==> design.v <==
module gain_block( 
	input signed [11:0] ip_data, 
	input ip_clock, 
	input ip_reset, 
	output [11:0] op_data
); 
	parameter signed [11:0] gain = 12'd1024;
	reg signed [11:0] reg_ip_data; 
	always@(posedge ip_clock or negedge ip_reset) begin 
		if(ip_reset == 1'd0) begin 
			reg_ip_data <= 12'd0;
		end else begin  
			reg_ip_data <= ip_data; 
		end 
	end 
	reg signed [11:0] reg_gain;
	wire signed [23:0] wire_gain; 
	assign wire_gain = reg_ip_data * gain;
	always@(posedge ip_clock or negedge ip_reset) begin 
		if(ip_reset == 1'd0) begin 
			reg_gain <= 12'd0;
		end else begin 
			reg_gain <= wire_gain[23:12]; 
		end 
	end 
	assign op_data = reg_gain; 
endmodule 
module abs_block( 
	input signed [11:0] ip_data,
	input ip_clock,
	input ip_reset,
	output [11:0] op_data
); 
	reg signed [11:0] reg_op_abs; 
	always@(posedge ip_clock or negedge ip_reset) begin 
		if(ip_reset == 1'd0) begin 
			reg_op_abs <= 12'd0;
		end else begin 
			if(ip_data < 12'sd0) begin 
				reg_op_abs <= -ip_data;
			end else begin 
				reg_op_abs <= ip_data; 
			end 
		end 
	end 
	assign op_data = reg_op_abs;
endmodule 
module power_estimation(
	input signed [11:0] ip_data,
	input ip_clock,
	input ip_reset,
	output [11:0] op_data
); 
	reg signed [11:0] reg_delay; 
	always@(posedge ip_clock or negedge ip_reset) begin 
		if(ip_reset == 1'd0) begin 
			reg_delay <= 12'd0;
		end else begin 
			reg_delay <= ip_data; 
		end 
	end 
	reg signed [11:0] reg_delay_2; 
	always@(posedge ip_clock or negedge ip_reset) begin 
		if(ip_reset == 1'd0) begin 
			reg_delay_2 <= 12'd0;
		end else begin 
			reg_delay_2 <= reg_delay; 
		end 
	end 
	reg signed [11:0] reg_delay_3; 
	always@(posedge ip_clock or negedge ip_reset) begin 
		if(ip_reset == 1'd0) begin 
			reg_delay_3 <= 12'd0;
		end else begin 
			reg_delay_3 <= reg_delay_2; 
		end 
	end
	reg signed [11:0] reg_delay_4; 
	always@(posedge ip_clock or negedge ip_reset) begin 
		if(ip_reset == 1'd0) begin 
			reg_delay_4 <= 12'd0;
		end else begin 
			reg_delay_4 <= reg_delay_3; 
		end 
	end
	reg signed [11:0] reg_delay_5; 
	always@(posedge ip_clock or negedge ip_reset) begin 
		if(ip_reset == 1'd0) begin 
			reg_delay_5 <= 12'd0;
		end else begin 
			reg_delay_5 <= reg_delay_4; 
		end 
	end
	reg signed [11:0] reg_delay_6; 
	always@(posedge ip_clock or negedge ip_reset) begin 
		if(ip_reset == 1'd0) begin 
			reg_delay_6 <= 12'd0;
		end else begin 
			reg_delay_6 <= reg_delay_5; 
		end 
	end
	reg signed [11:0] reg_delay_7; 
	always@(posedge ip_clock or negedge ip_reset) begin 
		if(ip_reset == 1'd0) begin 
			reg_delay_7 <= 12'd0;
		end else begin 
			reg_delay_7 <= reg_delay_6; 
		end 
	end
	reg signed [11:0] reg_delay_8; 
	always@(posedge ip_clock or negedge ip_reset) begin 
		if(ip_reset == 1'd0) begin 
			reg_delay_8 <= 12'd0;
		end else begin 
			reg_delay_8 <= reg_delay_7; 
		end 
	end
	reg signed [11:0] reg_delay_9; 
	always@(posedge ip_clock or negedge ip_reset) begin 
		if(ip_reset == 1'd0) begin 
			reg_delay_9 <= 12'd0;
		end else begin 
			reg_delay_9 <= reg_delay_8; 
		end 
	end 
	reg signed [11:0] reg_delay_10; 
	always@(posedge ip_clock or negedge ip_reset) begin 
		if(ip_reset == 1'd0) begin 
			reg_delay_10 <= 12'd0;
		end else begin 
			reg_delay_10 <= reg_delay_9; 
		end 
	end
	reg signed [11:0] reg_delay_11; 
	always@(posedge ip_clock or negedge ip_reset) begin 
		if(ip_reset == 1'd0) begin 
			reg_delay_11 <= 12'd0;
		end else begin 
			reg_delay_11 <= reg_delay_10; 
		end 
	end
	reg signed [11:0] reg_delay_12; 
	always@(posedge ip_clock or negedge ip_reset) begin 
		if(ip_reset == 1'd0) begin 
			reg_delay_12 <= 12'd0;
		end else begin 
			reg_delay_12 <= reg_delay_11; 
		end 
	end
	reg signed [11:0] reg_delay_13; 
	always@(posedge ip_clock or negedge ip_reset) begin 
		if(ip_reset == 1'd0) begin 
			reg_delay_13 <= 12'd0;
		end else begin 
			reg_delay_13 <= reg_delay_12; 
		end 
	end
	reg signed [11:0] reg_delay_14; 
	always@(posedge ip_clock or negedge ip_reset) begin 
		if(ip_reset == 1'd0) begin 
			reg_delay_14 <= 12'd0;
		end else begin 
			reg_delay_14 <= reg_delay_13; 
		end 
	end
	reg signed [11:0] reg_delay_15; 
	always@(posedge ip_clock or negedge ip_reset) begin 
		if(ip_reset == 1'd0) begin 
			reg_delay_15 <= 12'd0;
		end else begin 
			reg_delay_15 <= reg_delay_14; 
		end 
	end
	reg signed [11:0] reg_delay_16; 
	always@(posedge ip_clock or negedge ip_reset) begin 
		if(ip_reset == 1'd0) begin 
			reg_delay_16 <= 12'd0;
		end else begin 
			reg_delay_16 <= reg_delay_15; 
		end 
	end 
	reg signed [11:0] reg_delay_17; 
	always@(posedge ip_clock or negedge ip_reset) begin 
		if(ip_reset == 1'd0) begin 
			reg_delay_17 <= 12'd0;
		end else begin 
			reg_delay_17 <= reg_delay_16; 
		end 
	end 
	reg signed [11:0] reg_delay_18; 
	always@(posedge ip_clock or negedge ip_reset) begin 
		if(ip_reset == 1'd0) begin 
			reg_delay_18 <= 12'd0;
		end else begin 
			reg_delay_18 <= reg_delay_17; 
		end 
	end
	reg signed [11:0] reg_delay_19; 
	always@(posedge ip_clock or negedge ip_reset) begin 
		if(ip_reset == 1'd0) begin 
			reg_delay_19 <= 12'd0;
		end else begin 
			reg_delay_19 <= reg_delay_18; 
		end 
	end 
	reg signed [11:0] reg_delay_20; 
	always@(posedge ip_clock or negedge ip_reset) begin 
		if(ip_reset == 1'd0) begin 
			reg_delay_20 <= 12'd0;
		end else begin 
			reg_delay_20 <= reg_delay_19; 
		end 
	end 
	reg signed [11:0] reg_delay_21; 
	always@(posedge ip_clock or negedge ip_reset) begin 
		if(ip_reset == 1'd0) begin 
			reg_delay_21 <= 12'd0;
		end else begin 
			reg_delay_21 <= reg_delay_20; 
		end 
	end
	reg signed [11:0] reg_delay_22; 
	always@(posedge ip_clock or negedge ip_reset) begin 
		if(ip_reset == 1'd0) begin 
			reg_delay_22 <= 12'd0;
		end else begin 
			reg_delay_22 <= reg_delay_21; 
		end 
	end
	reg signed [11:0] reg_delay_23; 
	always@(posedge ip_clock or negedge ip_reset) begin 
		if(ip_reset == 1'd0) begin 
			reg_delay_23 <= 12'd0;
		end else begin 
			reg_delay_23 <= reg_delay_22; 
		end 
	end
	reg signed [11:0] reg_delay_24; 
	always@(posedge ip_clock or negedge ip_reset) begin 
		if(ip_reset == 1'd0) begin 
			reg_delay_24 <= 12'd0;
		end else begin 
			reg_delay_24 <= reg_delay_23; 
		end 
	end
	reg signed [11:0] reg_delay_25; 
	always@(posedge ip_clock or negedge ip_reset) begin 
		if(ip_reset == 1'd0) begin 
			reg_delay_25 <= 12'd0;
		end else begin 
			reg_delay_25 <= reg_delay_24; 
		end 
	end 
	reg signed [11:0] reg_delay_26; 
	always@(posedge ip_clock or negedge ip_reset) begin 
		if(ip_reset == 1'd0) begin 
			reg_delay_26 <= 12'd0;
		end else begin 
			reg_delay_26 <= reg_delay_25; 
		end 
	end 
	reg signed [11:0] reg_delay_27; 
	always@(posedge ip_clock or negedge ip_reset) begin 
		if(ip_reset == 1'd0) begin 
			reg_delay_27 <= 12'd0;
		end else begin 
			reg_delay_27 <= reg_delay_26; 
		end 
	end
	reg signed [11:0] reg_delay_28; 
	always@(posedge ip_clock or negedge ip_reset) begin 
		if(ip_reset == 1'd0) begin 
			reg_delay_28 <= 12'd0;
		end else begin 
			reg_delay_28 <= reg_delay_27; 
		end 
	end 
	reg signed [11:0] reg_delay_29; 
	always@(posedge ip_clock or negedge ip_reset) begin 
		if(ip_reset == 1'd0) begin 
			reg_delay_29 <= 12'd0;
		end else begin 
			reg_delay_29 <= reg_delay_28; 
		end 
	end 
	reg signed [11:0] reg_delay_30; 
	always@(posedge ip_clock or negedge ip_reset) begin 
		if(ip_reset == 1'd0) begin 
			reg_delay_30 <= 12'd0;
		end else begin 
			reg_delay_30 <= reg_delay_29; 
		end 
	end 
	reg signed [11:0] reg_delay_31; 
	always@(posedge ip_clock or negedge ip_reset) begin 
		if(ip_reset == 1'd0) begin 
			reg_delay_31 <= 12'd0;
		end else begin 
			reg_delay_31 <= reg_delay_30; 
		end 
	end 
	reg signed [11:0] reg_sum; 
	wire signed [15:0] wire_sum; 
	assign wire_sum = (ip_data + reg_delay + reg_delay_2 + reg_delay_3 + reg_delay_4 + reg_delay_5 + reg_delay_6 + reg_delay_7 + reg_delay_8 + reg_delay_9 + reg_delay_10
						 + reg_delay_11 + reg_delay_12 + reg_delay_13 + reg_delay_14 + reg_delay_15 + reg_delay_16 + reg_delay_17 + reg_delay_18 + reg_delay_19 + reg_delay_20 
						 + reg_delay_21 + reg_delay_22 + reg_delay_23 + reg_delay_24 + reg_delay_25 + reg_delay_26 + reg_delay_27 + reg_delay_28 + reg_delay_29 + reg_delay_30 + reg_delay_31);
	always@(posedge ip_clock or negedge ip_reset) begin 
		if(ip_reset == 1'd0) begin 
			reg_sum <= 12'd0;
		end else begin 
			reg_sum <= wire_sum[15:4]; 
		end 
	end 
	assign op_data = reg_sum;
endmodule 
module gain_error( 
	input signed [11:0] ip_data, 
	input ip_clock, 
	input ip_reset, 
	output [11:0] op_data
); 
	parameter signed [11:0] reference = 12'd2048; 
	wire signed [11:0] wire_error;  
	reg signed [11:0] reg_error;
	assign wire_error = reference - ip_data;
	always@(posedge ip_clock or negedge ip_reset) begin 
		if(ip_reset == 1'd0) begin 
			reg_error <= 12'd0;
		end else begin 
			reg_error <= wire_error;
		end 
	end 
	assign op_data = reg_error; 
endmodule 
module accumulator( 
	input signed [11:0] ip_data, 
	input ip_clock, 
	input ip_reset, 
	output [11:0] op_data
);  
	reg signed [15:0] reg_sum; 
	reg [4:0] reg_counter;
	always@(posedge ip_clock or negedge ip_reset) begin 
		if(ip_reset == 1'd0) begin 
			reg_sum <= 16'd0; 
			reg_counter <= 5'd0;
		end else begin 
			if(reg_counter == 5'd31) begin 
				reg_sum <= reg_sum;
			end else begin 
				reg_sum <= reg_sum + ip_data; 
			end 
			reg_counter <= reg_counter + 4'd1;
		end 
	end 
	assign op_data = reg_sum[15:4]; 
endmodule 
module product_block(
	input signed [11:0] ip_data, 
	input signed [11:0] ip_data_2,
	input ip_clock, 
	input ip_reset,
	output [11:0] op_data
); 
	reg signed [11:0] reg_product; 
	wire signed [23:0] wire_product; 
	assign wire_product = ip_data * ip_data_2;
	always@(posedge ip_clock or negedge ip_reset) begin 
		if(ip_reset == 1'd0) begin 
			reg_product <= 12'd0;
		end else begin 
			reg_product <= wire_product[23:12]; 
		end 
	end
	assign op_data = reg_product;
endmodule 
module agc_ref_correction(
	input signed [11:0] ip_data, 
	input ip_clock,
	input ip_reset, 
	output [11:0] op_data
); 
	wire signed [11:0] get_op_gain; 
	gain_block gain_block_inst( 
		.ip_data(ip_data), 
		.ip_clock(ip_clock), 
		.ip_reset(ip_reset), 
		.op_data(get_op_gain)
	); 
	wire signed [11:0] get_op_abs; 
	abs_block abs_block_inst(
		.ip_data(get_op_gain), 
		.ip_clock(ip_clock), 
		.ip_reset(ip_reset), 
		.op_data(get_op_abs)
	); 
	wire signed [11:0] get_op_power_est; 
	power_estimation power_estimation_inst( 
		.ip_data(get_op_abs), 
		.ip_clock(ip_clock), 
		.ip_reset(ip_reset), 
		.op_data(get_op_power_est)
	); 
	wire signed [11:0] get_op_gain_error; 
	gain_error gain_error_inst( 
		.ip_data(get_op_power_est), 
		.ip_clock(ip_clock), 
		.ip_reset(ip_reset), 
		.op_data(get_op_gain_error)
	);
	wire signed [11:0] get_op_acc;  
	accumulator accumulator_inst(
		.ip_data(get_op_gain_error), 
		.ip_clock(ip_clock), 
		.ip_reset(ip_reset), 
		.op_data(get_op_acc)
	);
	wire signed [11:0] get_op_product; 
	product_block product_block_inst( 
		.ip_data(ip_data), 
		.ip_data_2(get_op_acc),
		.ip_clock(ip_clock), 
		.ip_reset(ip_reset), 
		.op_data(get_op_product)
	); 
	assign op_data = get_op_product;
endmodule 
==> run.sh <==
#!/bin/bash
# the make line also repeats each setting of config.mk as NAME=value (left out here)
make -C /OpenROAD-flow-scripts/flow DESIGN_CONFIG=/design/flow/config.mk WORK_HOME=/design/flow/orfs CLKGATE_MAP_FILE= finish
==> config.mk <==
export PLATFORM = sky130hd
export DESIGN_NAME = agc_ref_correction
export DESIGN_NICKNAME = agc_ref_correction
export VERILOG_FILES = /design/flow/design.v
export SDC_FILE = /design/flow/constraint.sdc
export NUM_CORES = 4
export LEC_CHECK = 0
export CAP_MARGIN = 20
export CORE_MARGIN = 2
export CORE_UTILIZATION = 9
export PLACE_DENSITY = 0.6
export SLEW_MARGIN = 20
==> constraint.sdc <==
create_clock -name core_clock -period 15.2 [get_ports {ip_clock}]
set_input_delay 3.0400 -clock core_clock [delete_from_list [all_inputs] [get_ports {ip_clock}]]
set_output_delay 3.0400 -clock core_clock [all_outputs]
set_load 0.01 [all_outputs]
==> results of run 1 <==
per-layer routing:
metal	vias up	global-route usage, %	wire [µm]
met5	-	0	0
met4	0	1.40	1430
met3	73	0.580	2040
met2	197	5.88	25900
met1	7705	4.53	23400
li1	6481	-	-
cell type report:
cell class	count	area, µm²	share of cell area (%)
Sequential cell	461	11500	32.7
Timing Repair Buffer	31	304	0.861
Antenna cell	3	7.51	0.0213
Clock buffer	65	1380	3.90
Clock inverter	24	328	0.928
Tap cell	4140	5180	14.7
Inverter	624	2340	6.63
Multi-Input combinational cell	1087	14200	40.3
metrics by stage:
step | instances | utilization (%)
finish | 6435 | 11.3
global route | 6433 | 11.3
CTS | 6432 | 11.3
detailed placement | 6343 | 10.8
global placement | 6343 | 10.8
floorplan | 2201 | -
==> results_dict.tcl, run 1 <==
# implementation run metrics
set metrics [dict create \
    status "finished clean" \
    ios 26 \
    finalWirelength_um 52800 \
    gp_congestion 0.754 \
    reg2reg_depth 30 \
    path_depth 30 \
    cts_tree "built" \
    grt_max_degree 105 \
    rsz0062_at_grt "false" \
    drtPass1Iterations 5 \
    final_max_slew_viol_count 0 \
    crit_path_end "power_estimation_inst.reg_sum[11]" \
    pre_cts_slack_ps 6440 \
    yosys_cells 2200 \
    timing.rr.start "abs_block_inst.reg_op_abs[0]" \
    post-route-min-period_ps 8190 \
    critPathBufInv 3 \
    max_slew_margin_pct 27.4 \
    r2r-end "power_estimation_inst.reg_sum[11]" \
    r2r_slack_ps 7010 \
    grt_pass1_wl_um 91200 \
    die_h_um 564 \
    cp_common_cell "fa_1" \
    critical_path_class "reg -> reg" \
    synthesis.instances 2200 \
    ys_sh_simple_pct 5.16 \
    ys_chip_area_um2 28200 \
    grt-ovfl-total 0 \
    ant_nets 0 \
    yosys_warnings 6 \
    rows 205 \
    via_per_inst 2.25 \
    critPathArrivalTime_ps 8650 \
    hp-start "gain_block_inst.reg_ip_data[7]" \
    adder_share_pct 40.3 \
    min_path_cells 0 \
    grt_pass1_vias 17198 \
    layout.nets 2876 \
    common_cells "inv_1, fa_1, dfrtp_1" \
    hold_path_end "gain_block_inst.reg_gain[5]" \
    cts_made_buffers 49 \
    htree_levels 2 \
    synth_area_um2 28200 \
    fmax_mhz 122 \
    vias 14456 \
    top_area_share_pct 40.9 \
    synth_seq_share_pct 40.9 \
    ys_sh_xor_pct 2.36 \
    antenna_found_initial 4 \
    cts_resized 0 \
    drc 0 \
    top_cell "inv_1" \
    top_cells_by_area "dfrtp_1, fa_1, inv_1, ha_1, xnor2_1" \
    io_buffers 25 \
    fp_util_pct 9.05 \
    fill_cells 35426 \
    crit_slowest_cell "fa_1" \
    timing.final.crit_share_pct 53.9 \
    clock_latency_ps 600 \
    ys_ff 461 \
    ctsHoldBuffers 0 \
    cts_root_buf "clkbuf_16" \
    clkSlewWorstSetupHoldPaths_ps 70 \
    fp.dieW_um 564 \
    chip_area_um2 318000 \
    compound_area_share_pct 2.48 \
    warnings 29 \
    area_delta_synth_final_pct 25.1 \
    logic_family "adder cells" \
    place_area_um2 33600 \
    cap_violations 0 \
    tns_ps 0 \
    largest_area_cell "dfrtp_1" \
    cpLargestDelayFamily "adder cells" \
    finalInstanceArea_um2 35300 \
    avgSynthCellArea_um2 12.8 \
    hold_slack_ps 364 \
    finalSetupViolCount 0 \
    drt-initial-drc-count 609 \
    cts_setup_buffers 0 \
    core_um2 312000 \
    wl_per_cell_um 8.21 \
    setup_ws_ps 7010 \
    startpoint_type "register" \
    tightest_slew_ps 1080 \
    hold_path_class "reg -> reg" \
    dp_hpwl_um 42000 \
    enable_flop_cells 0 \
    max_stage_delay_ps 510 \
    synthDistinctLibCells 58 \
    worst_clock_skew_ps 18.0 \
    crit_fanout 3 \
    clockBufferDepth 3 \
    hold_violations 0 \
    crit_path_start "abs_block_inst.reg_op_abs[0]" \
    muxShareOfSynthArea_pct 0.151 \
    clkSinkCount 461 \
    worstSetupEndpointType "register" \
    track_usage_pct 3.53 \
    ys.flop_type "dfrtp_1" \
    required_ps 15660 \
    async_flop_share_pct 100 \
]
==> inputs of run 2 (changes only) <==
- ABC_AREA: unset -> 1
- CORE_UTILIZATION: 9 -> 72
- PLACE_DENSITY: 0.6 -> unset
- PLACE_DENSITY_LB_ADDON: unset -> 0.01
- clock period: 15.2 -> 6.04 ns (I/O delays scaled with it)
==> run 2 against run 1 <==
Net effect:
- the layout now fails its checks (setup timing)
- core utilization grew 72 points
- flip-flop count unchanged
- via count up 19%
- largest cell class unchanged
==> results_dict.tcl, run 2 <==
# implementation run metrics
set metrics [dict create \
    finalSetupViolCount 12 \
    crit_path_end "power_estimation_inst.reg_sum[7]" \
    insertedDiodeCount 0 \
    critPathBufInv 4 \
    top_cells_by_area "dfrtp_1, fa_1, inv_1, nand2_1, ha_1" \
    synthesis.instances 2565 \
    largest_area_cell "dfrtp_1" \
    vias 17254 \
    crit_fanout 4 \
    adder_share_pct 38.9 \
    startpoint_type "register" \
    dp_hpwl_um 44100 \
    gp_congestion 0.876 \
    synth_seq_share_pct 39.5 \
    cpLargestDelayFamily "adder cells" \
    max_stage_delay_ps 560 \
    fp.dieW_um 206 \
    die_h_um 206 \
    post-route-min-period_ps 6770 \
    cp_common_cell "fa_1" \
    ys_sh_simple_pct 7.82 \
    area_delta_synth_final_pct 13.9 \
    cts_root_buf "clkbuf_16" \
    cts_tree "built" \
    layout.nets 3351 \
    io_buffers 25 \
    grt_pass1_vias 20258 \
    enable_flop_cells 0 \
    hold_slack_ps 344 \
    clock_latency_ps 600 \
    ys_chip_area_um2 29200 \
    fmax_mhz 148 \
    tightest_slew_ps 823 \
    critPathArrivalTime_ps 7280 \
    core_um2 39900 \
    ys_ff 461 \
    yosys_warnings 6 \
    final_max_slew_viol_count 0 \
    tns_ps -7280 \
    wl_per_cell_um 18.5 \
    r2r-end "power_estimation_inst.reg_sum[7]" \
    rows 73 \
    max_slew_margin_pct 45.2 \
    path_depth 24 \
    ctsHoldBuffers 0 \
    clockBufferDepth 3 \
    muxShareOfSynthArea_pct 0 \
    rsz0062_at_grt "true" \
    drt-initial-drc-count 1099 \
    min_path_cells 0 \
    antenna_found_initial 1 \
    timing.final.crit_share_pct 112 \
    grt-ovfl-total 0 \
    worstSetupEndpointType "register" \
    hold_path_end "gain_block_inst.reg_gain[5]" \
    finalWirelength_um 61000 \
    hp-start "gain_block_inst.reg_ip_data[7]" \
    fill_cells 2035 \
    grt_pass1_wl_um 102000 \
    setup_ws_ps -733 \
    ys.flop_type "dfrtp_1" \
    fp_util_pct 73.3 \
    yosys_cells 2565 \
    crit_slowest_cell "fa_2" \
    chip_area_um2 42200 \
    async_flop_share_pct 100 \
    hold_violations 0 \
    clkSlewWorstSetupHoldPaths_ps 60 \
    reg2reg_depth 24 \
    warnings 31 \
    hold_path_class "reg -> reg" \
    crit_chain "ha_4, nand2_1, nor2_2, nand3_2, nand3_2, xor2_2, inv_2, fa_1, inv_1, fa_1, fa_1, fa_2, fa_1, fa_1, inv_1, fa_1, fa_2, ha_4, nand2_4, buf_4, nor2_4, nand3_2, nand3_2, xor2_1" \
    critical_path_class "reg -> reg" \
    compound_area_share_pct 2.00 \
    drc 0 \
    via_per_inst 5.24 \
    top_area_share_pct 39.5 \
    cap_violations 0 \
    avgSynthCellArea_um2 11.4 \
    worst_clock_skew_ps 12.7 \
    timing.rr.start "abs_block_inst.reg_op_abs[5]" \
    drtPass1Iterations 7 \
    status "complete, but fails checks" \
    common_cells "inv_1, fa_1, dfrtp_1" \
    top_cell "inv_1" \
    ys_sh_xor_pct 1.80 \
    cts_made_buffers 49 \
    track_usage_pct 31.7 \
    ant_nets 0 \
    crit_path_start "abs_block_inst.reg_op_abs[5]" \
    htree_levels 2 \
    violations "setup timing" \
    synthDistinctLibCells 40 \
    logic_family "adder cells" \
    clkSinkCount 461 \
    pre_cts_slack_ps -632 \
    r2r_slack_ps -730 \
    grt_max_degree 158 \
    synth_area_um2 29200 \
    ios 26 \
    required_ps 6540 \
]
[run 2: cell type report]
class / count / area, µm² / area share [%]
Timing Repair Buffer: 141 / 1230 / 3.70
Inverter: 753 / 2830 / 8.49
Multi-Input combinational cell: 1323 / 15400 / 46.2
Clock inverter: 22 / 260 / 0.781
Clock buffer: 65 / 1400 / 4.20
Tap cell: 525 / 657 / 1.97
Sequential cell: 461 / 11500 / 34.6
[run 2: stage by stage]
stage	util [%]	cell area, µm²	cells
2_1_floorplan	-	29400	2566
3_3_place_gp	77.8	31100	3194
3_5_place_dp	77.8	31100	3194
4_1_cts	82.3	32900	3283
5_1_grt	83.4	33300	3290
6_report	83.4	33300	3290
[run 2: repair_timing]
action | 4_1_cts | 5_1_grt
buffers inserted | 2 | 7
resized | 25 | 95
pin swaps | 10 | 24
setup endpoints to repair | 12 | 12
[run 2: layer usage]
| layer | up-vias | wire [µm] | global-route usage [%] |
|---|---|---|---|
| li1 | 7659 | - | - |
| met1 | 9042 | 23900 | 41.8 |
| met2 | 390 | 32500 | 54.5 |
| met3 | 161 | 2330 | 4.21 |
| met4 | 2 | 2210 | 12.0 |
| met5 | - | 11 | 0 |
==> inputs of run 3 (changes only) <==
- ABC_AREA: 1 -> 0
- CTS_CLUSTER_SIZE: unset -> 35
- GPL_ROUTABILITY_DRIVEN: unset -> 0
- SETUP_SLACK_MARGIN: unset -> 1.29
- TNS_END_PERCENT: unset -> 5
- clock period: 6.04 -> 4.44 ns (I/O delays scaled with it)
==> run 3 against run 2 <==
Net effect:
- the layout still fails its checks (setup timing)
- wire length shrank 14%
- critical path depth grew 6
- flip-flop count is the same
- die area shrank 3.4%
- clock skew grew 5.6 ps
- via count shrank 11%
- critical endpoint is now power_estimation_inst.reg_sum[11]
- worst setup slack lost 2100 ps
- global-route usage shrank 2.1 points
- cell count shrank 8.6%
- register-to-register slack lost 2100 ps
- maximum frequency shrank 7.5%
- critical path type unchanged
- largest cell class unchanged
==> results_dict.tcl, run 3 <==
# implementation run metrics
set metrics [dict create \
    ant_nets 0 \
    dp_hpwl_um 39400 \
    crit_fanout 3 \
    cap_violations 0 \
    top_cell "inv_1" \
    io_buffers 25 \
    core_um2 38600 \
    drc 0 \
    worstSetupEndpointType "register" \
    fp_util_pct 73.0 \
    startpoint_type "register" \
    hold_violations 0 \
    top_area_share_pct 40.9 \
    common_cells "inv_1, fa_1, dfrtp_1" \
    ys.flop_type "dfrtp_1" \
    finalSetupViolCount 24 \
    grt-ovfl-total 0 \
    drt-initial-drc-count 880 \
    grt_max_degree 114 \
    insertedDiodeCount 0 \
    critical_path_class "reg -> reg" \
    vias 15358 \
    async_flop_share_pct 100 \
    finalWirelength_um 52200 \
    post-route-min-period_ps 7320 \
    ys_chip_area_um2 28200 \
    yosys_warnings 6 \
    crit_slowest_cell "fa_1" \
    area_delta_synth_final_pct 14.8 \
    yosys_cells 2200 \
    clkSinkCount 461 \
    fmax_mhz 137 \
    compound_area_share_pct 2.48 \
    synthDistinctLibCells 58 \
    reg2reg_depth 30 \
    synth_seq_share_pct 40.9 \
    required_ps 4910 \
    r2r-end "power_estimation_inst.reg_sum[11]" \
    adder_share_pct 40.3 \
    hold_slack_ps 345 \
    via_per_inst 5.11 \
    avgSynthCellArea_um2 12.8 \
    synthesis.instances 2200 \
    top_cells_by_area "dfrtp_1, fa_1, inv_1, ha_1, xnor2_1" \
    track_usage_pct 29.5 \
    max_slew_margin_pct 33.9 \
    cts_root_buf "clkbuf_16" \
    final_max_slew_viol_count 0 \
    critPathArrivalTime_ps 7790 \
    tightest_slew_ps 992 \
    cp_common_cell "fa_1" \
    cts_tree "built" \
    ys_sh_simple_pct 5.16 \
    hold_path_end "gain_block_inst.reg_gain[8]" \
    cpLargestDelayFamily "adder cells" \
    clockBufferDepth 3 \
    status "complete, but fails checks" \
    ys_sh_xor_pct 2.36 \
    warnings 33 \
    rsz0062_at_grt "true" \
    rows 72 \
    grt_pass1_wl_um 93400 \
    logic_family "adder cells" \
    violations "setup timing" \
    enable_flop_cells 0 \
    utilization_pct 83.8 \
    fp.dieW_um 202 \
    min_path_cells 0 \
    antenna_found_initial 0 \
    crit_path_start "power_estimation_inst.reg_delay[0]" \
    hold_path_class "reg -> reg" \
    layout.nets 3073 \
    cts_setup_buffers 0 \
    crit_path_end "power_estimation_inst.reg_sum[11]" \
    r2r_slack_ps -2880 \
    wl_per_cell_um 17.4 \
    synth_area_um2 28200 \
    ctsHoldBuffers 0 \
    pre_cts_slack_ps -3020 \
    critPathBufInv 3 \
    setup_ws_ps -2880 \
    chip_area_um2 40800 \
    largest_area_cell "dfrtp_1" \
    timing.final.crit_share_pct 165 \
    clock_latency_ps 590 \
    finalInstanceArea_um2 32400 \
    max_stage_delay_ps 510 \
    ios 26 \
    path_depth 30 \
    drtPass1Iterations 5 \
    htree_levels 2 \
    muxShareOfSynthArea_pct 0.151 \
    place_area_um2 30600 \
    cts_made_buffers 48 \
    hp-start "gain_block_inst.reg_ip_data[10]" \
    clkSlewWorstSetupHoldPaths_ps 60 \
    worst_clock_skew_ps 18.3 \
    ys_ff 461 \
    die_h_um 202 \
    timing.rr.start "power_estimation_inst.reg_delay[0]" \
    grt_pass1_vias 18674 \
]
-- run 3: layout make-up --
type | instances | area [µm²]
clock buffer | 72 | 1490
clock inverter | 16 | 158
fill | 2028 | 6250
inverter | 624 | 2340
multi-input combinational | 1087 | 14400
sequential | 461 | 11500
tap | 518 | 648
timing repair buffer | 229 | 1830
-- run 3: timing repair --
| item | CTS | global route |
|---|---|---|
| gates resized | 19 | 14 |
| setup endpoints to repair | 24 | 24 |
| pin swaps | 3 | 6 |
-- run 3: through the flow --
| step | TNS (ps) | cells |
|---|---|---|
| 2_1_floorplan | -34930 | 2201 |
| 6_report | -42230 | 3007 |
| 3_3_place_gp | -48990 | 2919 |
| 5_1_grt | -48080 | 3007 |
| 3_5_place_dp | -52670 | 2919 |
| 4_1_cts | -42340 | 3007 |
-- run 3: per-layer routing --
metal	global-route usage, %	vias up	part of all wire [%]
li1	-	6878	-
met5	0	-	0
met3	3.85	88	3.0
met2	51.7	220	54
met1	39.9	8172	40
met4	7.93	0	2.4
==> inputs of run 4 (changes only) <==
- ABC_AREA: 0 -> unset
- CORE_UTILIZATION: 72 -> 66
- CTS_CLUSTER_SIZE: 35 -> unset
- GPL_ROUTABILITY_DRIVEN: 0 -> unset
- PLACE_DENSITY_LB_ADDON: 0.01 -> unset
- SETUP_SLACK_MARGIN: 1.29 -> 1.78
- TNS_END_PERCENT: 5 -> unset
- clock period: 4.44 -> 6.88 ns (I/O delays scaled with it)
==> run 4 against run 3 <==
Net effect:
- still fails the layout checks on setup timing
- maximum frequency increased by 1.2%
- largest cell class unchanged
- cell count decreased by 2.5%
==> results_dict.tcl, run 4 <==
# implementation run metrics
set metrics [dict create \
    status "complete, but fails checks" \
    violations "setup timing" \
    wl_per_cell_um 16.9 \
    hold_violations 0 \
    vias 14747 \
    top_cell "inv_1" \
    clkSlewWorstSetupHoldPaths_ps 60 \
    min_path_cells 0 \
    synth_seq_share_pct 40.9 \
    top_area_share_pct 40.9 \
    use_met3_pct 3.00 \
    grt_max_degree 177 \
    cpLargestDelayFamily "adder cells" \
    hp-start "gain_block_inst.reg_ip_data[3]" \
    tightest_slew_ps 935 \
    crit_slowest_cell "fa_1" \
    startpoint_type "register" \
    crit_path_end "power_estimation_inst.reg_sum[6]" \
    ctsHoldBuffers 0 \
    warnings 35 \
    use_met1_pct 35.7 \
    fp_util_pct 67.1 \
    drc 0 \
    via_per_inst 5.03 \
    post-route-min-period_ps 7230 \
    grt_pass1_wl_um 88300 \
    yosys_warnings 6 \
    critical_path_class "reg -> reg" \
    clock_latency_ps 580 \
    grt_most_used_layer "met2" \
    ys.flop_type "dfrtp_1" \
    cts_tree "built" \
    ys_ff 461 \
    worst_clock_skew_ps 10.6 \
    hold_path_class "reg -> reg" \
    grtUsageMet2_pct 43.2 \
    tns_ps -2240 \
    fmax_mhz 138 \
    critPathArrivalTime_ps 7730 \
    io_buffers 25 \
    cts_made_buffers 50 \
    ys_sh_simple_pct 5.16 \
    pre_cts_slack_ps -516 \
    logic_family "adder cells" \
    layout.nets 2974 \
    muxShareOfSynthArea_pct 0.151 \
    r2r-end "power_estimation_inst.reg_sum[6]" \
    clockBufferDepth 3 \
    crit_path_start "abs_block_inst.reg_op_abs[0]" \
    dp_cells 2813 \
    timing.rr.start "abs_block_inst.reg_op_abs[0]" \
    avgSynthCellArea_um2 12.8 \
    rows 75 \
    antenna_found_initial 0 \
    enable_flop_cells 0 \
    max_stage_delay_ps 520 \
    ios 26 \
    grt_pass1_vias 17596 \
    drtPass1Iterations 6 \
    cp_common_cell "fa_1" \
    layoutNonFillerInstCount 2931 \
    area_delta_synth_final_pct 13.7 \
    hold_path_end "gain_block_inst.reg_gain[1]" \
    worstSetupEndpointType "register" \
    compound_area_share_pct 2.48 \
    max_slew_margin_pct 37.6 \
    cap_violations 0 \
    fill_cells 2698 \
    synth_area_um2 28200 \
    top_cells_by_area "dfrtp_1, fa_1, inv_1, ha_1, xnor2_1" \
    yosys_cells 2200 \
    combGateArea_um2 14800 \
    fp.dieW_um 211 \
    largest_area_cell "dfrtp_1" \
    required_ps 7370 \
    insertedDiodeCount 0 \
    regArea_um2 11500 \
    hold_slack_ps 346 \
    chip_area_um2 44400 \
    ant_nets 0 \
    ys_chip_area_um2 28200 \
    common_cells "inv_1, fa_1, dfrtp_1" \
    synthesis.instances 2200 \
    ys_sh_xor_pct 2.36 \
    setup_ws_ps -354 \
    grt-ovfl-total 0 \
    adder_share_pct 40.3 \
    final_max_slew_viol_count 0 \
    finalWirelength_um 49600 \
    timing.final.crit_share_pct 105 \
    clkSinkCount 461 \
    crit_fanout 3 \
    finalSetupViolCount 10 \
    dp_hpwl_um 37100 \
    die_h_um 211 \
    synthDistinctLibCells 58 \
    core_um2 42000 \
    path_depth 30 \
    reg2reg_depth 30 \
    r2r_slack_ps -350 \
    cts_root_buf "clkbuf_16" \
    htree_levels 2 \
    drt-initial-drc-count 738 \
    gp_congestion 0.816 \
    rsz0062_at_grt "true" \
    async_flop_share_pct 100 \
    track_usage_pct 25.4 \
    critPathBufInv 5 \
]
==> run 4: cell type report <==
class / count / area share (%)
timing repair buffer: 128 / 3.44
clock inverter: 28 / 0.877
multi-input combinational: 1087 / 46.1
sequential: 461 / 35.9
clock buffer: 64 / 4.22
tap: 539 / 2.10
inverter: 624 / 7.30
==> run 4: per-stage QoR <==
stage	utilization [%]	area [µm²]
4_1_cts	75.5	31700
6_report	76.4	32100
3_5_place_dp	70.8	29800
2_1_floorplan	-	28500
3_3_place_gp	70.8	29800
5_1_grt	76.4	32100
==> run 4: layer usage <==
layer | routed length (µm) | vias to the layer above | share of wire [%]
met5 | 0 | - | 0
met4 | 1080 | 0 | 2.2
met3 | 1310 | 76 | 2.6
met2 | 26000 | 178 | 52
met1 | 21200 | 7828 | 43
li1 | - | 6665 | -
==> run 4: timing repair <==
action,in CTS,in global routing
buffers inserted,12,14
gates resized,108,70
endpoints found under the hold margin,0,0
setup endpoints to repair,24,24
pin swaps,41,57
==> inputs of run 5 (changes only) <==
- ABC_AREA: unset -> 1
- CELL_PAD_IN_SITES_DETAIL_PLACEMENT: unset -> 0
- CORE_ASPECT_RATIO: unset -> 0.92
- CORE_UTILIZATION: 66 -> 71
- CTS_CLUSTER_DIAMETER: unset -> 139
- PLACE_DENSITY_LB_ADDON: unset -> 0.27
- SETUP_SLACK_MARGIN: 1.78 -> unset
- TNS_END_PERCENT: unset -> 10
- clock period: 6.88 -> 4.44 ns (I/O delays scaled with it)
==> run 5 against run 4 <==
Net effect:
- still fails the layout checks on setup timing
- design area increased by 5.1%
- worst setup slack worse by 2100 ps
- hold slack lost 200 ps
- critical path depth decreased by 4
- register-to-register slack got worse by 2100 ps
- critical path type unchanged
- largest cell class unchanged
==> results_dict.tcl, run 5 <==
# implementation run metrics
set metrics [dict create \
    top_cell "inv_1" \
    tightest_slew_ps 852 \
    r2r_slack_ps -2450 \
    avgSynthCellArea_um2 11.4 \
    rows 71 \
    track_usage_pct 33.1 \
    chip_area_um2 42800 \
    final_max_slew_viol_count 0 \
    max_slew_margin_pct 43.2 \
    setup_ws_ps -2450 \
    finalInstanceArea_um2 33700 \
    dp_hpwl_um 47700 \
    violations "setup timing" \
    drc 0 \
    status "complete, but fails checks" \
    gp_congestion 0.903 \
    wl_met1_um 23700 \
    clockBufferDepth 3 \
    crit_path_end "power_estimation_inst.reg_sum[11]" \
    ys_sh_simple_pct 7.82 \
    ys_sh_xor_pct 1.80 \
    layout.nets 3432 \
    cts_made_buffers 48 \
    hold_violations 0 \
    post-route-min-period_ps 6890 \
    max_stage_delay_ps 560 \
    fp.dieW_um 216 \
    critical_path_class "reg -> reg" \
    grt-ovfl-total 0 \
    worst_clock_skew_ps 15.9 \
    cap_violations 0 \
    fmax_mhz 145 \
    top_area_share_pct 39.5 \
    finalSetupViolCount 24 \
    htree_levels 2 \
    cpLargestDelayFamily "adder cells" \
    crit_path_start "abs_block_inst.reg_op_abs[7]" \
    hold_slack_ps 150 \
    drt-initial-drc-count 1136 \
    largest_area_cell "dfrtp_1" \
    clkSinkCount 461 \
    hold_path_class "in -> async" \
    rsz0062_at_grt "true" \
    ctsHoldBuffers 0 \
    core_um2 40800 \
    drtPass1Iterations 6 \
    synth_area_um2 29200 \
    compound_area_share_pct 2.00 \
    muxShareOfSynthArea_pct 0 \
    ys.flop_type "dfrtp_1" \
    place_area_um2 31700 \
    synthesis.instances 2565 \
    dr_wl_met2_um 34300 \
    clock_latency_ps 600 \
    grt_pass1_wl_um 109000 \
    synthDistinctLibCells 40 \
    fp_util_pct 71.7 \
    enable_flop_cells 0 \
    r2r-end "power_estimation_inst.reg_sum[11]" \
    routed-wl-met3_um 3290 \
    crit_fanout 5 \
    timing.final.crit_share_pct 155 \
    antenna_found_initial 0 \
    finalWirelength_um 64200 \
    ant_nets 0 \
    vias 17925 \
    worstSetupEndpointType "register" \
    yosys_cells 2565 \
    ys_chip_area_um2 29200 \
    ios 26 \
    fill_cells 2030 \
    top_cells_by_area "dfrtp_1, fa_1, inv_1, nand2_1, ha_1" \
    cts_root_buf "clkbuf_16" \
    required_ps 4920 \
    dp_cells 3306 \
    clkSlewWorstSetupHoldPaths_ps 60 \
    area_delta_synth_final_pct 15.3 \
    async_flop_share_pct 100 \
    common_cells "inv_1, fa_1, dfrtp_1" \
    cts_setup_buffers 0 \
    adder_share_pct 38.9 \
    via_per_inst 5.28 \
    layoutNonFillerInstCount 3394 \
    reg2reg_depth 26 \
    path_depth 26 \
    die_h_um 199 \
    insertedDiodeCount 0 \
    utilization_pct 82.7 \
    ys_ff 461 \
    timing.rr.start "abs_block_inst.reg_op_abs[7]" \
    wl_per_cell_um 18.9 \
    critPathArrivalTime_ps 7370 \
    startpoint_type "register" \
    grt_max_degree 123 \
    io_buffers 25 \
    yosys_warnings 6 \
    top_layer "met4" \
    cts_tree "built" \
    warnings 31 \
    crit_slowest_cell "fa_2" \
    critPathBufInv 3 \
    synth_seq_share_pct 39.5 \
    logic_family "adder cells" \
    grt_pass1_vias 21109 \
]
run 5: what timing repair did:
action                                  CTS  global route
endpoints found under the setup margin   24            24
endpoints found under the hold margin     0             0
cloned                                    0             0
pin swaps                                 6             5
resized                                  50            20
run 5: per-layer routing:
| layer | global-route usage [%] | vias up |
|---|---|---|
| met2 | 58.3 | 618 |
| met1 | 42.1 | 9261 |
| li1 | - | 7828 |
| met4 | 13.4 | 0 |
| met5 | 0 | - |
| met3 | 4.89 | 218 |
run 5: area by class of cell:
| type | count | area, µm² | share of cell area, % |
|---|---|---|---|
| multi-input combinational | 1323 | 15200 | 45.0 |
| sequential | 461 | 11500 | 34.2 |
| inverter | 753 | 2830 | 8.38 |
| timing repair buffer | 223 | 1850 | 5.48 |
| clock buffer | 73 | 1470 | 4.35 |
| tap | 547 | 684 | 2.03 |
| clock inverter | 14 | 184 | 0.545 |
run 5: stage by stage:
step                      setup TNS [ps]  setup WS, ps
after floorplan                   -25870         -1760
after global placement            -39450         -2090
after detailed placement          -41680         -2260
after CTS                         -31310         -2330
after global routing              -37470         -2650
final                             -32520         -2450
==> inputs of run 6 (changes only) <==
- ABC_AREA: 1 -> unset
- CAP_MARGIN: 20 -> 0
- CELL_PAD_IN_SITES_DETAIL_PLACEMENT: 0 -> 1
- CORE_ASPECT_RATIO: 0.92 -> 0.55
- CORE_MARGIN: 2 -> 5
- CORE_UTILIZATION: 71 -> 40
- CTS_CLUSTER_DIAMETER: 139 -> 275
- MAX_ROUTING_LAYER: unset -> met5
- PLACE_DENSITY_LB_ADDON: 0.27 -> 0.04
- SETUP_SLACK_MARGIN: unset -> 0.97
- TNS_END_PERCENT: 10 -> 15
- clock period: 4.44 -> 10.0 ns (I/O delays scaled with it)
==> run 6 against run 5 <==
Net effect:
- now clean on timing, DRC and antenna
- critical path depth up 4
- synthesized cell count is 14% lower
- global-route usage shrank 17 points
- non-clock buffer count down 194
- die area up 78%
- cell count decreased by 5.5%
- worst setup slack improved by 4400 ps
- largest cell class unchanged
==> results_dict.tcl, run 6 <==
# implementation run metrics
set metrics [dict create \
    status "finished clean" \
    common_cells "inv_1, fa_1, dfrtp_1" \
    tightest_slew_ps 958 \
    worstSetupEndpointType "register" \
    muxShareOfSynthArea_pct 0.151 \
    r2r_slack_ps 1970 \
    dp_cells 3126 \
    rows 72 \
    wl_met1_um 32000 \
    worst_clock_skew_ps 22.4 \
    insertedDiodeCount 0 \
    hold_slack_ps 359 \
    chip_area_um2 76200 \
    ys_chip_area_um2 28200 \
    crit_slowest_cell "fa_1" \
    max_stage_delay_ps 540 \
    post-route-min-period_ps 8030 \
    warnings 30 \
    drtPass1Iterations 4 \
    htree_levels 2 \
    adder_share_pct 40.3 \
    rsz0062_at_grt "false" \
    routed-wl-met3_um 1980 \
    fmax_mhz 125 \
    ys_ff 461 \
    layout.nets 2872 \
    top_area_share_pct 40.9 \
    fp_util_pct 40.3 \
    clock_latency_ps 610 \
    combGateArea_um2 14200 \
    clockBufferDepth 3 \
    wl_per_cell_um 18.0 \
    io_buffers 25 \
    required_ps 10480 \
    via_per_inst 4.48 \
    fp.dieW_um 368 \
    cap_violations 0 \
    drt-initial-drc-count 633 \
    grt_max_degree 161 \
    crit_path_end "power_estimation_inst.reg_sum[11]" \
    final_max_slew_viol_count 0 \
    cts_resized 0 \
    yosys_warnings 6 \
    vias 14380 \
    yosys_cells 2200 \
    area_delta_synth_final_pct 10.9 \
    async_flop_share_pct 100 \
    hp-start "power_estimation_inst.reg_delay_7[4]" \
    ys.flop_type "dfrtp_1" \
    hold_path_class "reg -> reg" \
    tns_ps 0 \
    crit_path_start "abs_block_inst.reg_op_abs[0]" \
    ant_nets 0 \
    core_um2 70100 \
    cts_made_buffers 47 \
    synth_area_um2 28200 \
    regArea_um2 11500 \
    top_layer "met4" \
    min_path_cells 0 \
    logic_family "adder cells" \
    cts_tree "built" \
    grt_pass1_vias 17106 \
    cp_common_cell "fa_1" \
    avgSynthCellArea_um2 12.8 \
    finalWirelength_um 57800 \
    ys_sh_simple_pct 5.16 \
    cts_root_buf "clkbuf_16" \
    max_slew_margin_pct 36.1 \
    enable_flop_cells 0 \
    top_cells_by_area "dfrtp_1, fa_1, inv_1, ha_1, xnor2_1" \
    grt-ovfl-total 0 \
    dr_wl_met2_um 23000 \
    path_depth 30 \
    dp_hpwl_um 45000 \
    die_h_um 207 \
    crit_fanout 3 \
    timing.rr.start "abs_block_inst.reg_op_abs[0]" \
    top_cell "inv_1" \
    largest_area_cell "dfrtp_1" \
    finalSetupViolCount 0 \
    cts_setup_buffers 0 \
    synthesis.instances 2200 \
    fill_cells 7237 \
    track_usage_pct 16.3 \
    synthDistinctLibCells 58 \
    r2r-end "power_estimation_inst.reg_sum[11]" \
    critical_path_class "reg -> reg" \
    layoutNonFillerInstCount 3208 \
    gp_congestion 0.774 \
    cpLargestDelayFamily "adder cells" \
    ios 26 \
    compound_area_share_pct 2.48 \
    ctsHoldBuffers 0 \
    clkSlewWorstSetupHoldPaths_ps 70 \
    reg2reg_depth 30 \
    hold_violations 0 \
    critPathBufInv 3 \
    synth_seq_share_pct 40.9 \
    ys_sh_xor_pct 2.36 \
    timing.final.crit_share_pct 80.3 \
    hold_path_end "power_estimation_inst.reg_delay_8[4]" \
    startpoint_type "register" \
    antenna_found_initial 0 \
    drc 0 \
    grt_pass1_wl_um 98500 \
    clkSinkCount 461 \
    critPathArrivalTime_ps 8510 \
]
run 6: routing by layer:
layer / vias to the layer above / global-route usage (%)
met1: 7732 / 27.9
met4: 0 / 2.70
met5: - / 0
met2: 123 / 21.8
met3: 58 / 2.80
li1: 6467 / -
run 6: through the flow:
stage               setup WS (ps)  area (µm²)  util [%]
global placement             2070       29600      42.2
CTS                          1920       31300      44.7
finish                       1970       31300      44.7
global route                 1540       31300      44.7
detailed placement           1990       29600      42.2
floorplan                    3010       28200         -
run 6: layout make-up:
class                           count  share of cell area [%]
Clock inverter                     22                    1.23
Sequential cell                   461                    36.9
Clock buffer                       60                    4.23
Multi-Input combinational cell   1087                    45.5
Inverter                          624                    7.48
Timing Repair Buffer               29                   0.991
Tap cell                          925                    3.70
==> inputs of run 7 (changes only) <==
- ABC_AREA: unset -> 1
- CAP_MARGIN: 0 -> 20
- CELL_PAD_IN_SITES_DETAIL_PLACEMENT: 1 -> 0
- CORE_ASPECT_RATIO: 0.55 -> 0.57
- CORE_MARGIN: 5 -> 2
- CORE_UTILIZATION: 40 -> 71
- CTS_CLUSTER_DIAMETER: 275 -> unset
- MAX_ROUTING_LAYER: met5 -> unset
- PLACE_DENSITY_LB_ADDON: 0.04 -> 0.27
- SETUP_SLACK_MARGIN: 0.97 -> 1.19
- TNS_END_PERCENT: 15 -> 10
- clock period: 10.0 -> 4.52 ns (I/O delays scaled with it)
==> run 7 against run 6 <==
Net effect:
- worst setup slack got worse by 4300 ps
- non-clock buffer count increased by 207
- area after synthesis increased by 3.6%
- clock skew increased by 9.1 ps
- global-route usage increased by 18 points
- register-to-register slack got worse by 4300 ps
- die area decreased by 44%
- the layout now fails its checks (setup timing)
==> results_dict.tcl, run 7 <==
# implementation run metrics
set metrics [dict create \
    avgSynthCellArea_um2 11.4 \
    tightest_slew_ps 964 \
    path_depth 27 \
    fill_cells 2179 \
    clock_latency_ps 590 \
    adder_share_pct 38.9 \
    ys_chip_area_um2 29200 \
    logic_family "adder cells" \
    muxShareOfSynthArea_pct 0 \
    ios 26 \
    ys_sh_simple_pct 7.82 \
    worst_clock_skew_ps 31.5 \
    yosys_warnings 6 \
    setup_ws_ps -2340 \
    violations "setup timing" \
    clkSlewWorstSetupHoldPaths_ps 70 \
    dp_hpwl_um 51800 \
    grt_max_degree 103 \
    antenna_found_initial 2 \
    grt_pass1_wl_um 109000 \
    chip_area_um2 42900 \
    final_max_slew_viol_count 0 \
    crit_slowest_cell "fa_1" \
    cts_made_buffers 43 \
    hold_violations 0 \
    timing.rr.start "power_estimation_inst.reg_delay[0]" \
    die_h_um 157 \
    startpoint_type "register" \
    hold_slack_ps 348 \
    io_buffers 25 \
    clkSinkCount 461 \
    compound_area_share_pct 2.00 \
    finalSetupViolCount 24 \
    cpLargestDelayFamily "adder cells" \
    synth_area_um2 29200 \
    fmax_mhz 146 \
    cap_violations 0 \
    fp_util_pct 71.6 \
    layout.nets 3440 \
    common_cells "inv_1, fa_1, dfrtp_1" \
    vias 18077 \
    fp.dieW_um 273 \
    worstSetupEndpointType "register" \
    critPathBufInv 6 \
    grt-ovfl-total 0 \
    r2r-end "power_estimation_inst.reg_sum[11]" \
    status "complete, but fails checks" \
    crit_path_start "power_estimation_inst.reg_delay[0]" \
    cp_common_cell "fa_1" \
    via_per_inst 5.31 \
    core_um2 40800 \
    insertedDiodeCount 0 \
    cts_root_buf "clkbuf_16" \
    top_cells_by_area "dfrtp_1, fa_1, inv_1, nand2_1, ha_1" \
    drc 0 \
    synth_seq_share_pct 39.5 \
    gp_congestion 0.920 \
    max_slew_margin_pct 35.7 \
    ys.flop_type "dfrtp_1" \
    ys_sh_xor_pct 1.80 \
    top_cell "inv_1" \
    enable_flop_cells 0 \
    drtPass1Iterations 6 \
    required_ps 4990 \
    track_usage_pct 33.9 \
    hold_path_end "gain_block_inst.reg_gain[5]" \
    critPathArrivalTime_ps 7320 \
    min_path_cells 0 \
    synthDistinctLibCells 40 \
    yosys_cells 2565 \
    ys_ff 461 \
    top_area_share_pct 39.5 \
    wl_per_cell_um 19.6 \
    ant_nets 0 \
    rsz0062_at_grt "true" \
    hp-start "gain_block_inst.reg_ip_data[7]" \
    max_stage_delay_ps 520 \
    area_delta_synth_final_pct 15.4 \
    critical_path_class "reg -> reg" \
    hold_path_class "reg -> reg" \
    timing.final.crit_share_pct 152 \
    reg2reg_depth 27 \
    largest_area_cell "dfrtp_1" \
    clockBufferDepth 3 \
    grt_pass1_vias 20379 \
    pre_cts_slack_ps -2360 \
    async_flop_share_pct 100 \
    tns_ps -32820 \
    crit_path_end "power_estimation_inst.reg_sum[11]" \
    cts_tree "built" \
    finalWirelength_um 66800 \
    synthesis.instances 2565 \
    post-route-min-period_ps 6860 \
    crit_fanout 3 \
    rows 56 \
    drt-initial-drc-count 1816 \
    warnings 31 \
    htree_levels 2 \
    r2r_slack_ps -2340 \
]
run 7: layout make-up:
type	count	area (µm²)	share of cell area, %
Clock inverter	23	290	0.861
Clock buffer	55	1190	3.53
Inverter	753	2830	8.38
Multi-Input combinational cell	1323	15300	45.4
Tap cell	551	689	2.04
Timing Repair Buffer	236	1890	5.60
Sequential cell	461	11500	34.2
run 7: repair_timing:
item,4_1_cts,5_1_grt
endpoints found under the hold margin,0,0
endpoints found under the setup margin,24,24
hold buffers,0,0
pin swaps,15,15
buffers inserted,3,2
gates resized,58,40
run 7: per-stage QoR:
| stage | cell area, µm² | util, % | instances |
|---|---|---|---|
| finish | 33700 | 82.6 | 3402 |
| global route | 33700 | 82.6 | 3402 |
| CTS | 33600 | 82.2 | 3400 |
| detailed placement | 31700 | 77.7 | 3319 |
| global placement | 31700 | 77.7 | 3319 |
| floorplan | 29300 | - | 2566 |
run 7: per-layer routing:
layer  wire [µm]  up-vias  share of wire (%)  global-route usage, %
met5          27        -              0.040                      0
met4        1410        4                2.1                   7.69
met3        5350      125                8.0                   7.66
met2       30800      640                 46                   51.3
met1       29100     9459                 44                   51.5
li1            -     7849                  -                      -
==> inputs of run 8 (changes only) <==
- ABC_AREA: 1 -> unset
- CAP_MARGIN: 20 -> 0
- CELL_PAD_IN_SITES_DETAIL_PLACEMENT: 0 -> 1
- CORE_ASPECT_RATIO: 0.57 -> 0.61
- CORE_MARGIN: 2 -> 5
- CORE_UTILIZATION: 71 -> 40
- CTS_CLUSTER_DIAMETER: unset -> 275
- MAX_ROUTING_LAYER: unset -> met5
- PLACE_DENSITY: unset -> 0.94
- PLACE_DENSITY_LB_ADDON: 0.27 -> unset
- SETUP_SLACK_MARGIN: 1.19 -> 0.97
- TNS_END_PERCENT: 10 -> 15
- clock period: 4.52 -> 10.0 ns (I/O delays scaled with it)
==> run 8 against run 7 <==
Net effect:
- the run now finishes clean
- critical path depth up 3
- core utilization down 38 points
- sequential share of layout area up 2.7 points
- flip-flop count unchanged
- worst setup slack better by 3500 ps
- via count down 1.6%
- first-iteration DRC count down 9.0%
- non-clock buffer count down 205
- cell count down 5.2%
- count of clock-buffer cells in the layout up 4
- clock skew up 3.2 ps
- critical path type unchanged
- largest cell class unchanged
- highest routed layer unchanged
==> results_dict.tcl, run 8 <==
# implementation run metrics
set metrics [dict create \
    path_depth 30 \
    final_max_slew_viol_count 0 \
    grt_pass1_vias 22274 \
    grt-ovfl-total 0 \
    finalWirelength_um 96400 \
    clock_latency_ps 600 \
    largest_area_cell "dfrtp_1" \
    synthDistinctLibCells 58 \
    die_h_um 217 \
    clockBufferDepth 3 \
    critPathArrivalTime_ps 9310 \
    place_area_um2 29600 \
    r2r-end "power_estimation_inst.reg_sum[11]" \
    min_path_cells 0 \
    timing.final.crit_share_pct 88.0 \
    status "finished clean" \
    drtPass1Iterations 5 \
    critPathBufInv 3 \
    rsz0062_at_grt "false" \
    cap_violations 0 \
    worst_clock_skew_ps 34.7 \
    startpoint_type "register" \
    crit_path_end "power_estimation_inst.reg_sum[11]" \
    async_flop_share_pct 100 \
    vias 17788 \
    enable_flop_cells 0 \
    chip_area_um2 76100 \
    rows 76 \
    ys.flop_type "dfrtp_1" \
    compound_area_share_pct 2.48 \
    ys_chip_area_um2 28200 \
    fp.dieW_um 350 \
    yosys_cells 2200 \
    r2r_slack_ps 1200 \
    wl_per_cell_um 29.9 \
    adder_share_pct 40.3 \
    hp-start "gain_block_inst.reg_ip_data[3]" \
    crit_slowest_cell "fa_1" \
    layout.nets 2872 \
    avgSynthCellArea_um2 12.8 \
    dp_hpwl_um 69000 \
    fill_cells 7223 \
    hold_path_end "gain_block_inst.reg_gain[1]" \
    combGateArea_um2 14200 \
    cp_common_cell "fa_1" \
    io_buffers 25 \
    track_usage_pct 26.1 \
    htree_levels 2 \
    muxShareOfSynthArea_pct 0.151 \
    ctsHoldBuffers 0 \
    grt_pass1_wl_um 146000 \
    ant_nets 0 \
    grt_max_degree 198 \
    via_per_inst 5.52 \
    finalInstanceArea_um2 31300 \
    area_delta_synth_final_pct 10.8 \
    core_um2 70300 \
    synth_seq_share_pct 40.9 \
    warnings 30 \
    drc 0 \
    logic_family "adder cells" \
    antenna_found_initial 2 \
    tns_ps 0 \
    synthesis.instances 2200 \
    hold_violations 0 \
    fp_util_pct 40.2 \
    top_cells_by_area "dfrtp_1, fa_1, inv_1, ha_1, xnor2_1" \
    required_ps 10510 \
    cts_root_buf "clkbuf_16" \
    ys_sh_xor_pct 2.36 \
    top_area_share_pct 40.9 \
    crit_fanout 3 \
    reg2reg_depth 30 \
    tightest_slew_ps 879 \
    clkSinkCount 461 \
    clkSlewWorstSetupHoldPaths_ps 80 \
    post-route-min-period_ps 8800 \
    ys_ff 461 \
    cpLargestDelayFamily "adder cells" \
    synth_area_um2 28200 \
    max_slew_margin_pct 41.4 \
    max_stage_delay_ps 560 \
    finalSetupViolCount 0 \
    common_cells "inv_1, fa_1, dfrtp_1" \
    gp_congestion 0.828 \
    ios 26 \
    worstSetupEndpointType "register" \
    timing.rr.start "abs_block_inst.reg_op_abs[0]" \
    ys_sh_simple_pct 5.16 \
    drt-initial-drc-count 1653 \
    regArea_um2 11500 \
    yosys_warnings 6 \
    critical_path_class "reg -> reg" \
    crit_path_start "abs_block_inst.reg_op_abs[0]" \
    cts_made_buffers 45 \
    cts_tree "built" \
    fmax_mhz 114 \
    top_cell "inv_1" \
    hold_path_class "reg -> reg" \
]
==> run 8: routing by layer <==
metal  up-vias  global-route usage, %  share of wire, %
li1       6471                      -                 -
met1      9272                   26.5                32
met2      1319                   45.1                50
met3       724                   6.78               7.6
met4         2                   22.0                11
met5         -                      0             0.013
==> run 8: layout make-up <==
class / instances / share of cell area [%]
clock inverters: 25 / 1.07
multi-input cells: 1087 / 45.6
well taps: 936 / 3.75
repair buffers: 31 / 1.14
inverters: 624 / 7.49
clock buffers: 59 / 4.09
diodes: 1 / 0.00800
flip-flops and latches: 461 / 36.9
==> run 8: per-stage QoR <==
| stage | hold WS, ps | setup slack (ps) | util, % | std cells |
|---|---|---|---|---|
| after detailed placement | 337 | 1780 | 42.1 | 3137 |
| after global routing | 361 | 954 | 44.5 | 3223 |
| final | 357 | 1200 | 44.5 | 3224 |
| after global placement | 336 | 2360 | 42.1 | 3137 |
| after floorplan | 331 | 3010 | - | 2201 |
| after CTS | 355 | 1320 | 44.4 | 3221 |
==> run 8: repair_timing <==
item	CTS	global route
resized	0	1
endpoints found under the setup margin	0	1
setup buffers	0	0
==> inputs of run 9 (changes only) <==
- ABC_AREA: unset -> 1
- CAP_MARGIN: 0 -> 20
- CELL_PAD_IN_SITES_GLOBAL_PLACEMENT: unset -> 1
- CORE_ASPECT_RATIO: 0.61 -> 1.31
- CORE_MARGIN: 5 -> 2
- CORE_UTILIZATION: 40 -> 33
- CTS_CLUSTER_DIAMETER: 275 -> unset
- CTS_CLUSTER_SIZE: unset -> 62
- MIN_ROUTING_LAYER: unset -> met2
- PLACE_DENSITY: 0.94 -> unset
- PLACE_DENSITY_LB_ADDON: unset -> 0.27
- SETUP_SLACK_MARGIN: 0.97 -> 2.04
- TNS_END_PERCENT: 15 -> 20
- clock period: 10.0 -> 9.01 ns (I/O delays scaled with it)
==> run 9 against run 8 <==
Net effect:
- worst setup slack better by 840 ps
- highest routed layer unchanged
- die area is 20% higher
- non-clock buffer count is 2 higher
- via count is 27% higher
- design area is 5.5% higher
==> results_dict.tcl, run 9 <==
# implementation run metrics
set metrics [dict create \
    synth_seq_share_pct 39.5 \
    ant_nets 0 \
    rows 124 \
    synthesis.instances 2565 \
    rsz0062_at_grt "true" \
    timing.final.crit_share_pct 77.4 \
    reg2reg_depth 30 \
    adder_share_pct 38.9 \
    yosys_cells 2565 \
    grt_max_degree 198 \
    required_ps 9510 \
    wl_per_cell_um 16.7 \
    r2r-end "power_estimation_inst.reg_sum[11]" \
    post-route-min-period_ps 6980 \
    common_cells "inv_1, fa_1, dfrtp_1" \
    max_slew_margin_pct 36.8 \
    clock_latency_ps 670 \
    hold_path_class "reg -> reg" \
    top_cell "inv_1" \
    logic_family "adder cells" \
    via_per_inst 5.93 \
    ys_sh_simple_pct 7.82 \
    hold_path_end "gain_block_inst.reg_gain[8]" \
    avgSynthCellArea_um2 11.4 \
    crit_path_end "power_estimation_inst.reg_sum[11]" \
    hold_slack_ps 305 \
    setup_ws_ps 2030 \
    clkSlewWorstSetupHoldPaths_ps 60 \
    drt-initial-drc-count 2160 \
    tns_ps 0 \
    min_path_cells 0 \
    cpLargestDelayFamily "adder cells" \
    ys_sh_xor_pct 1.80 \
    yosys_warnings 6 \
    antenna_found_initial 0 \
    chip_area_um2 91000 \
    path_depth 30 \
    layout.nets 3246 \
    worst_clock_skew_ps 61.0 \
    final_max_slew_viol_count 0 \
    r2r_slack_ps 2030 \
    pre_cts_slack_ps 1850 \
    hp-start "gain_block_inst.reg_ip_data[10]" \
    startpoint_type "register" \
    area_delta_synth_final_pct 12.8 \
    finalWirelength_um 63400 \
    warnings 37 \
    ys.flop_type "dfrtp_1" \
    clockBufferDepth 3 \
    fmax_mhz 143 \
    hold_violations 0 \
    crit_slowest_cell "fa_1" \
    io_buffers 25 \
    grt_pass1_vias 29596 \
    core_um2 87500 \
    finalSetupViolCount 0 \
    muxShareOfSynthArea_pct 0 \
    fp.dieW_um 264 \
    largest_area_cell "dfrtp_1" \
    crit_fanout 3 \
    drc 0 \
    enable_flop_cells 0 \
    async_flop_share_pct 100 \
    max_stage_delay_ps 580 \
    compound_area_share_pct 2.00 \
    top_cells_by_area "dfrtp_1, fa_1, inv_1, nand2_1, ha_1" \
    synthDistinctLibCells 40 \
    grt_pass1_wl_um 106000 \
    cts_made_buffers 52 \
    top_area_share_pct 39.5 \
    drtPass1Iterations 8 \
    dp_hpwl_um 48700 \
    grt-ovfl-total 0 \
    ctsHoldBuffers 0 \
    die_h_um 345 \
    clkSinkCount 461 \
    gp_congestion 0.784 \
    cts_root_buf "clkbuf_16" \
    synth_area_um2 29200 \
    crit_path_start "abs_block_inst.reg_op_abs[0]" \
    vias 22524 \
    cap_violations 0 \
    critPathArrivalTime_ps 7480 \
    tightest_slew_ps 947 \
    ys_chip_area_um2 29200 \
    status "finished clean" \
    critPathBufInv 9 \
    ys_ff 461 \
    htree_levels 2 \
    fp_util_pct 33.4 \
    worstSetupEndpointType "register" \
    cts_tree "built" \
    timing.rr.start "abs_block_inst.reg_op_abs[0]" \
    ios 26 \
    track_usage_pct 22.1 \
    cp_common_cell "inv_2" \
    critical_path_class "reg -> reg" \
]
## run 9: timing repair
action	CTS	global route
gates resized	15	49
endpoints found under the hold margin	0	0
gates cloned	0	0
endpoints found under the setup margin	6	11
pin swaps	1	19
buffers inserted	0	5
## run 9: routing by layer
metal	global-route usage [%]	routed length [µm]
met1	-	0
met2	29.9	39600
met3	25.6	20800
met4	4.33	2920
met5	0.312	42
## run 9: stage by stage
step | utilization, % | cells | instance area [µm²]
floorplan | - | 2566 | 29200
global placement | 35.3 | 3698 | 30800
detailed placement | 35.3 | 3698 | 30800
CTS | 37.4 | 3794 | 32700
global route | 37.7 | 3800 | 33000
finish | 37.7 | 3801 | 33000
## run 9: cell type report
class / instances / area, µm²
repair buffers: 33 / 360
well taps: 1134 / 1420
clock inverters: 28 / 358
inverters: 753 / 2830
fillers: 9587 / 54500
multi-input cells: 1323 / 15000
flip-flops and latches: 461 / 11500
clock buffers: 68 / 1450
diodes: 1 / 2.50
